==> inputs of job 6119 <==
==> flow/design.v <==
module mux2 #(parameter WIDTH = 8) (
        input  wire             sel,
        input  wire [WIDTH-1:0] a,
        input  wire [WIDTH-1:0] b, 
        output wire [WIDTH-1:0] y
    );
    assign y = (sel) ? b : a;
endmodule
module adder (
        input  wire [31:0] a,
        input  wire [31:0] b,
        output wire [31:0] y
    );
    assign y = a + b;
endmodule
module dreg # (parameter WIDTH = 32) (
        input  wire             clk,
        input  wire             rst,
        input  wire [WIDTH-1:0] d,
        output reg  [WIDTH-1:0] q
    );
    always @ (posedge clk, posedge rst) begin
        if (rst) q <= 0;
        else     q <= d;
    end
endmodule
module flopenr #(parameter WIDTH = 8)
    (
        input clk, reset, en,
        input [WIDTH-1:0] d,
        output reg [WIDTH-1:0] q
    );
    always @(posedge clk, posedge reset)
    begin
      if(reset) q<=0;
      else if(en) q<=d;
      else q<=q;
    end
endmodule
module signext (
        input  wire [15:0] a,
        output wire [31:0] y
    );
    assign y = {{16{a[15]}}, a};
endmodule
module regfile (
        input  wire        clk,
        input  wire        we,
        input  wire [4:0]  ra1,
        input  wire [4:0]  ra2,
        input  wire [4:0]  ra3,
        input  wire [4:0]  wa,
        input  wire [31:0] wd,
        output wire [31:0] rd1,
        output wire [31:0] rd2,
        output wire [31:0] rd3
    );
    reg [31:0] rf [0:31];
    always @ (posedge clk) begin
        if (we) rf[wa] <= wd;
    end
    assign rd1 = (ra1 == 0) ? 0 : rf[ra1];
    assign rd2 = (ra2 == 0) ? 0 : rf[ra2];
    assign rd3 = (ra3 == 0) ? 0 : rf[ra3];
endmodule
module alu (
        input  wire [2:0]  op,
        input  wire [31:0] a,
        input  wire [31:0] b,
        output wire        zero,
        output wire  [31:0] y,
        output wire  [31:0] y_hi
    );
    reg [63:0] y_total;
    assign {y_hi, y} = y_total;
    assign zero = (y == 0);
    always @ (op, a, b) begin
        case (op)
            3'b000: y_total = a & b;
            3'b001: y_total = a | b;
            3'b010: y_total = a + b;
            3'b011: y_total = a * b;  
            3'b100: y_total = b << a[4:0];  
            3'b101: y_total = b >> a[4:0];  
            3'b110: y_total = a - b;
            3'b111: y_total = (a < b) ? 1 : 0;
        endcase
    end
endmodule
module datapath (
        input  wire        clk,
        input  wire        rst,
        input  wire        jal,
        input  wire        branch,
        input  wire        jump,
        input  wire        reg_jump,
        input  wire        reg_dst,
        input  wire        we_reg,
        input  wire        alu_src,
        input  wire [1:0]  dm2reg,
        input  wire        we_hilo,
        input  wire        alu_out_sel,
        input  wire        hilo_sel,
        input  wire        shift_mux_sel,
        input  wire [2:0]  alu_ctrl,
        input  wire [4:0]  ra3,
        input  wire [31:0] instr,
        input  wire [31:0] rd_dm,
        output wire [31:0] pc_current,
        output wire [31:0] alu_mux_out,
        output wire [31:0] wd_dm,
        output wire [31:0] rd3,
        output wire [31:0] wd_rf,
        output wire [4:0] rf_wa
    );
    wire [4:0]  reg_addr;
    wire        pc_src;
    wire [31:0] pc_plus4;
    wire [31:0] pc_pre;
    wire [31:0] pc_next;
    wire [31:0] pc_rj_plus4;
    wire [31:0] sext_imm;
    wire [31:0] ba;
    wire [31:0] bta;
    wire [31:0] jta;
    wire [31:0] rd1_out;
    wire [31:0] alu_pa;
    wire [31:0] alu_pb;
    wire [31:0] alu_mem_out;
    wire        zero;
    wire [64-1:0] hilo_d, hilo_q;
    wire [32-1:0] hi_q, lo_q;
    wire [32-1:0] alu_out_hi;
    wire [32-1:0] hilo_mux_out;
    wire [32-1:0] alu_out;
    wire [4:0] shift_rd1_out;
    assign pc_src = branch & zero;
    assign ba = {sext_imm[29:0], 2'b00};
    assign jta = {pc_plus4[31:28], instr[25:0], 2'b00};
    dreg pc_reg (
            .clk            (clk),
            .rst            (rst),
            .d              (pc_next),
            .q              (pc_current)
        );
    adder pc_plus_4 (
            .a              (pc_current),
            .b              (32'd4),
            .y              (pc_plus4)
        );
    adder pc_plus_br (
            .a              (pc_plus4),
            .b              (ba),
            .y              (bta)
        );
    mux2 #(32) pc_reg_jmp_mux (
            .sel            (reg_jump),
            .a              (pc_plus4),
            .b              (rd1_out),
            .y              (pc_rj_plus4)
        );
    mux2 #(32) pc_src_mux (
            .sel            (pc_src),
            .a              (pc_rj_plus4),
            .b              (bta),
            .y              (pc_pre)
        );
    mux2 #(32) pc_jmp_mux (
            .sel            (jump),
            .a              (pc_pre),
            .b              (jta),
            .y              (pc_next)
        );
    mux2 #(5) rf_wa_mux (
            .sel            (reg_dst),
            .a              (instr[20:16]),
            .b              (instr[15:11]),
            .y              (reg_addr)
        );
    mux2 #(5) reg_addr_mux (
            .sel            (jal),
            .a              (reg_addr),
            .b              (5'h1F),
            .y              (rf_wa)
        );
    regfile rf (
            .clk            (clk),
            .we             (we_reg),
            .ra1            (instr[25:21]),
            .ra2            (instr[20:16]),
            .ra3            (ra3),
            .wa             (rf_wa),
            .wd             (wd_rf),
            .rd1            (rd1_out),
            .rd2            (wd_dm),
            .rd3            (rd3)
        );
    signext se (
            .a              (instr[15:0]),
            .y              (sext_imm)
        );
    mux2 #(32) alu_pb_mux (
            .sel            (alu_src),
            .a              (wd_dm),
            .b              (sext_imm),
            .y              (alu_pb)
        );
    assign alu_pa = {rd1_out[31:5], shift_rd1_out};
    mux2 #(5) shift_rd1_mux (
        .sel    (shift_mux_sel),
        .a      (rd1_out[4:0]),
        .b      (instr[10:6]),
        .y      (shift_rd1_out)
    );
    alu alu (
            .op             (alu_ctrl),
            .a              (alu_pa),
            .b              (alu_pb),
            .zero           (zero),
            .y              (alu_out),
            .y_hi           (alu_out_hi)
        );
    mux2 #(32) alu_mem_mux (
            .sel            (dm2reg),
            .a              (alu_mux_out),
            .b              (rd_dm),
            .y              (alu_mem_out)
        );
    mux2 #(32) rf_wd_mux (
            .sel            (jal),
            .a              (alu_mem_out),
            .b              (pc_plus4),
            .y              (wd_rf)
        );
    assign {hi_q, lo_q} = hilo_q;
    assign hilo_d = {alu_out_hi, alu_out};
    flopenr #(64) hilo_reg (
        .clk    (clk),
        .reset  (rst),
        .en     (we_hilo),
        .d      (hilo_d),
        .q      (hilo_q)
    );
    mux2 #(32) hilo_out_mux (
        .sel    (hilo_sel),
        .a      (lo_q),
        .b      (hi_q),
        .y    (hilo_mux_out)
    );
    mux2 #(32) alu_out_mux (
        .sel    (alu_out_sel),
        .a      (alu_out),
        .b      (hilo_mux_out),
        .y    (alu_mux_out)
    );
endmodule
module maindec (
        input  wire [5:0] opcode,
        output wire       jal,
        output wire       branch,
        output wire       jump,
        output wire       reg_dst,
        output wire       we_reg,
        output wire       alu_src,
        output wire       we_dm,
        output wire       dm2reg,
        output wire [1:0] alu_op
    );
    reg [9:0] ctrl;
    assign {jal, branch, jump, reg_dst, we_reg, alu_src, we_dm, dm2reg, alu_op} = ctrl;
    always @ (opcode) begin
        case (opcode)
            6'b00_0000: ctrl = 'b0_0_0_1_1_0_0_0_10;  
            6'b00_1000: ctrl = 'b0_0_0_0_1_1_0_0_00;  
            6'b00_0100: ctrl = 'b0_1_0_0_0_0_0_0_01;  
            6'b00_0010: ctrl = 'b0_0_1_0_0_0_0_0_00;  
            6'b00_0011: ctrl = 'b1_0_1_0_1_0_0_0_00;  
            6'b10_1011: ctrl = 'b0_0_0_0_0_1_1_0_00;  
            6'b10_0011: ctrl = 'b0_0_0_0_1_1_0_1_00;  
            default:    ctrl = 'bx_x_x_x_x_x_x_x_xx;
        endcase
    end
endmodule
module auxdec (
        input  wire [1:0] alu_op,
        input  wire [5:0] funct,
        output wire [2:0] alu_ctrl,
        output wire       hilo_sel,
        output wire       alu_out_sel,
        output wire       we_hilo,
        output wire       reg_jump,
        output wire       shift_mux_sel,
        output wire       we_reg_aux
    );
    reg [8:0] ctrl;
    assign {we_reg_aux, shift_mux_sel, reg_jump, we_hilo, alu_out_sel, hilo_sel, alu_ctrl} = ctrl;
    always @ (alu_op, funct) begin
        case (alu_op)
            2'b00: ctrl = 'b0_0_0_0_0_0_010;           
            2'b01: ctrl = 'b0_0_0_0_0_0_110;           
            default: case (funct)
                6'b10_0100: ctrl = 'b0_0_0_0_0_0_000;  
                6'b10_0101: ctrl = 'b0_0_0_0_0_0_001;  
                6'b10_0000: ctrl = 'b0_0_0_0_0_0_010;  
                6'b10_0010: ctrl = 'b0_0_0_0_0_0_110;  
                6'b10_1010: ctrl = 'b0_0_0_0_0_0_111;  
                6'b01_1001: ctrl = 'b1_0_0_1_0_0_011;  
                6'b01_0000: ctrl = 'b0_0_0_0_1_1_000;  
                6'b01_0010: ctrl = 'b0_0_0_0_1_0_000;  
                6'b00_1000: ctrl = 'b0_0_1_0_0_0_000;  
                6'b00_0000: ctrl = 'b0_1_0_0_0_0_100;  
                6'b00_0010: ctrl = 'b0_1_0_0_0_0_101;  
                default:    ctrl = 'bx_x_x_x_x_xxx;
            endcase
        endcase
    end
endmodule
module controlunit (
        input  wire [5:0]  opcode,
        input  wire [5:0]  funct,
        output wire        jal,
        output wire        branch,
        output wire        jump,
        output wire        reg_jump,
        output wire        reg_dst,
        output wire        we_reg,
        output wire        alu_src,
        output wire        we_dm,
        output wire        dm2reg,
        output wire        hilo_sel,
        output wire        alu_out_sel,
        output wire        we_hilo,
        output wire        shift_mux_sel,
        output wire [2:0]  alu_ctrl
    );
    wire [1:0] alu_op;
    wire we_reg_main, we_reg_aux;
    mux2 #(1) we_reg_mux (
            .sel            (we_reg_aux),
            .a              (we_reg_main),
            .b              (1'b0),
            .y              (we_reg)
        );
    maindec md (
        .opcode         (opcode),
        .jal            (jal),
        .branch         (branch),
        .jump           (jump),
        .reg_dst        (reg_dst),
        .we_reg         (we_reg_main),
        .alu_src        (alu_src),
        .we_dm          (we_dm),
        .dm2reg         (dm2reg),
        .alu_op         (alu_op)
    );
    auxdec ad (
        .alu_op         (alu_op),
        .funct          (funct),
        .alu_ctrl       (alu_ctrl),
        .hilo_sel       (hilo_sel),
        .alu_out_sel    (alu_out_sel),
        .we_hilo        (we_hilo),
        .reg_jump       (reg_jump),
        .shift_mux_sel  (shift_mux_sel),
        .we_reg_aux      (we_reg_aux)
    );
endmodule
module mips (
        input  wire        clk,
        input  wire        rst,
        input  wire [4:0]  ra3,
        input  wire [31:0] instr,
        input  wire [31:0] rd_dm,
        output wire        we_dm,
        output wire [31:0] pc_current,
        output wire [31:0] alu_out,
        output wire [31:0] wd_dm,
        output wire [31:0] rd3,
        output wire [31:0] wd_rf,
        output wire [4:0] rf_wa
    );
    wire       jal;
    wire       branch;
    wire       jump;
    wire       reg_jump;
    wire       reg_dst;
    wire       we_reg;
    wire       alu_src;
    wire       dm2reg;
    wire       we_hilo;
    wire       hilo_sel;
    wire       alu_out_sel;
    wire       shift_mux_sel;
    wire [2:0] alu_ctrl;
    datapath dp (
            .clk            (clk),
            .rst            (rst),
            .jal            (jal),
            .branch         (branch),
            .jump           (jump),
            .reg_jump       (reg_jump),
            .reg_dst        (reg_dst),
            .we_reg         (we_reg),
            .alu_src        (alu_src),
            .dm2reg         (dm2reg),
            .hilo_sel       (hilo_sel),
            .alu_out_sel    (alu_out_sel),
            .we_hilo        (we_hilo),
            .shift_mux_sel  (shift_mux_sel),
            .alu_ctrl       (alu_ctrl),
            .ra3            (ra3),
            .instr          (instr),
            .rd_dm          (rd_dm),
            .pc_current     (pc_current),
            .alu_mux_out    (alu_out),
            .wd_dm          (wd_dm),
            .rd3            (rd3),
            .wd_rf          (wd_rf),
            .rf_wa          (rf_wa)
        );
    controlunit cu (
            .opcode         (instr[31:26]),
            .funct          (instr[5:0]),
            .jal            (jal),
            .branch         (branch),
            .jump           (jump),
            .reg_jump       (reg_jump),
            .reg_dst        (reg_dst),
            .we_reg         (we_reg),
            .alu_src        (alu_src),
            .we_dm          (we_dm),
            .dm2reg         (dm2reg),
            .hilo_sel       (hilo_sel),
            .alu_out_sel    (alu_out_sel),
            .we_hilo        (we_hilo),
            .shift_mux_sel  (shift_mux_sel),
            .alu_ctrl       (alu_ctrl)
        );
endmodule
==> flow/run.sh <==
#!/bin/bash
# the make line also repeats each setting of config.mk as NAME=value (left out here)
make -C /OpenROAD-flow-scripts/flow DESIGN_CONFIG=/design/flow/config.mk WORK_HOME=/design/flow/orfs CLKGATE_MAP_FILE= finish
==> flow/config.mk <==
export PLATFORM = sky130hd
export DESIGN_NAME = mips
export DESIGN_NICKNAME = mips
export VERILOG_FILES = /design/flow/design.v
export SDC_FILE = /design/flow/constraint.sdc
export NUM_CORES = 4
export LEC_CHECK = 0
export CAP_MARGIN = 20
export CELL_PAD_IN_SITES_GLOBAL_PLACEMENT = 1
export CORE_ASPECT_RATIO = 1.12
export CORE_MARGIN = 2
export CORE_UTILIZATION = 65
export GPL_TIMING_DRIVEN = 1
export MAX_ROUTING_LAYER = met4
export PLACE_DENSITY = 0.6
export SETUP_SLACK_MARGIN = -1.07
export SLEW_MARGIN = 25
export TNS_END_PERCENT = 5
==> flow/constraint.sdc <==
create_clock -name core_clock -period 15.2 [get_ports {clk}]
set_input_delay 3.0400 -clock core_clock [delete_from_list [all_inputs] [get_ports {clk}]]
set_output_delay 3.0400 -clock core_clock [all_outputs]
set_load 0.01 [all_outputs]
==> inputs of job 5817, as changes to job 6119 <==
CELL_PAD_IN_SITES_GLOBAL_PLACEMENT = not set   (was 1)
CORE_ASPECT_RATIO = not set   (was 1.12)
CORE_UTILIZATION = 40   (was 65)
GPL_TIMING_DRIVEN = not set   (was 1)
MAX_ROUTING_LAYER = not set   (was met4)
SETUP_SLACK_MARGIN = 1.0   (was -1.07)
SLEW_MARGIN = 20   (was 25)
TNS_END_PERCENT = not set   (was 5)
==> flow/constraint.sdc (replaced) <==
create_clock -name core_clock -period 20.0 [get_ports {clk}]
set_input_delay 4.0000 -clock core_clock [delete_from_list [all_inputs] [get_ports {clk}]]
set_output_delay 4.0000 -clock core_clock [all_outputs]
set_load 0.01 [all_outputs]
==> inputs of job 7064, as changes to job 6119 <==
ABC_AREA = 1   (was not set)
CAP_MARGIN = 5   (was 20)
CELL_PAD_IN_SITES_DETAIL_PLACEMENT = 1   (was not set)
CELL_PAD_IN_SITES_GLOBAL_PLACEMENT = not set   (was 1)
CORE_ASPECT_RATIO = not set   (was 1.12)
CORE_MARGIN = 10   (was 2)
CORE_UTILIZATION = 40   (was 65)
CTS_CLUSTER_DIAMETER = 293   (was not set)
GPL_TIMING_DRIVEN = 0   (was 1)
HOLD_SLACK_MARGIN = 0.15   (was not set)
MIN_ROUTING_LAYER = met2   (was not set)
PLACE_DENSITY = not set   (was 0.6)
PLACE_DENSITY_LB_ADDON = 0.06   (was not set)
SETUP_SLACK_MARGIN = not set   (was -1.07)
SLEW_MARGIN = 20   (was 25)
TNS_END_PERCENT = not set   (was 5)
==> flow/constraint.sdc (replaced) <==
create_clock -name core_clock -period 19.7 [get_ports {clk}]
set_input_delay 3.9400 -clock core_clock [delete_from_list [all_inputs] [get_ports {clk}]]
set_output_delay 3.9400 -clock core_clock [all_outputs]
set_load 0.01 [all_outputs]
==> summary of the runs <==
Job 5817 produced a clean layout. Job 7064 aborted during global routing, error GRT-0116. Job 6119 aborted during global routing with ODB-0269.
Of job 5817 and job 7064, job 7064 has the higher area after synthesis (gap 4.9%, measured against job 7064).
Of job 7064 and job 6119, job 7064 has the higher synthesized cell count (gap about 60%, measured against job 6119).
Die size, highest first: job 7064, job 5817, job 6119.
==> figures <==
|  | job 7064 | job 6119 | job 5817 |
|---|---|---|---|
| Outcome | aborted with a tool error | aborted with a tool error | finished clean |
| Stage where the flow stopped | global routing | global routing | - |
| Half-perimeter wire length after placement | 788000 um | 322000 um | 351000 um |
| Synth top area share | 28.5% | 29.9% | 29.9% |
| CTS buffer count | 146 | 113 | 116 |
| Cell area reported after detailed placement | 0.123 mm2 | 0.115 mm2 | 0.113 mm2 |
| Number of post-CTS setup repair buffers | 44 | 4 | 15 |
| Number of cell instances after yosys synthesis | 13981 | 8719 | 8719 |
| Number of buffers on the longest clock path | 4 | 3 | 3 |
| Post-synthesis instance area | 0.108 mm2 | 0.103 mm2 | 0.103 mm2 |
| Post-Synthesis Cells | 13981 | 8719 | 8719 |
| DIE HEIGHT | 540 um | 425 um | 511 um |
| Global placer's final weighted congestion | 1.82 | 1.19 | 1.06 |
| Number of placement rows | 190 | 154 | 186 |
| Area fraction in mux cells | 0.0185% | 21.5% | 21.5% |
| Net count after synthesis | 15340 | 10078 | 10078 |
| Initial core utilization | 40.2% | 65.3% | 40.1% |
| Setup slack after placement | -4570 ps | -1800 ps | -156 ps |
| Area fraction in and, or, nand and nor cells after synthesis | 24.5% | 8.93% | 8.93% |
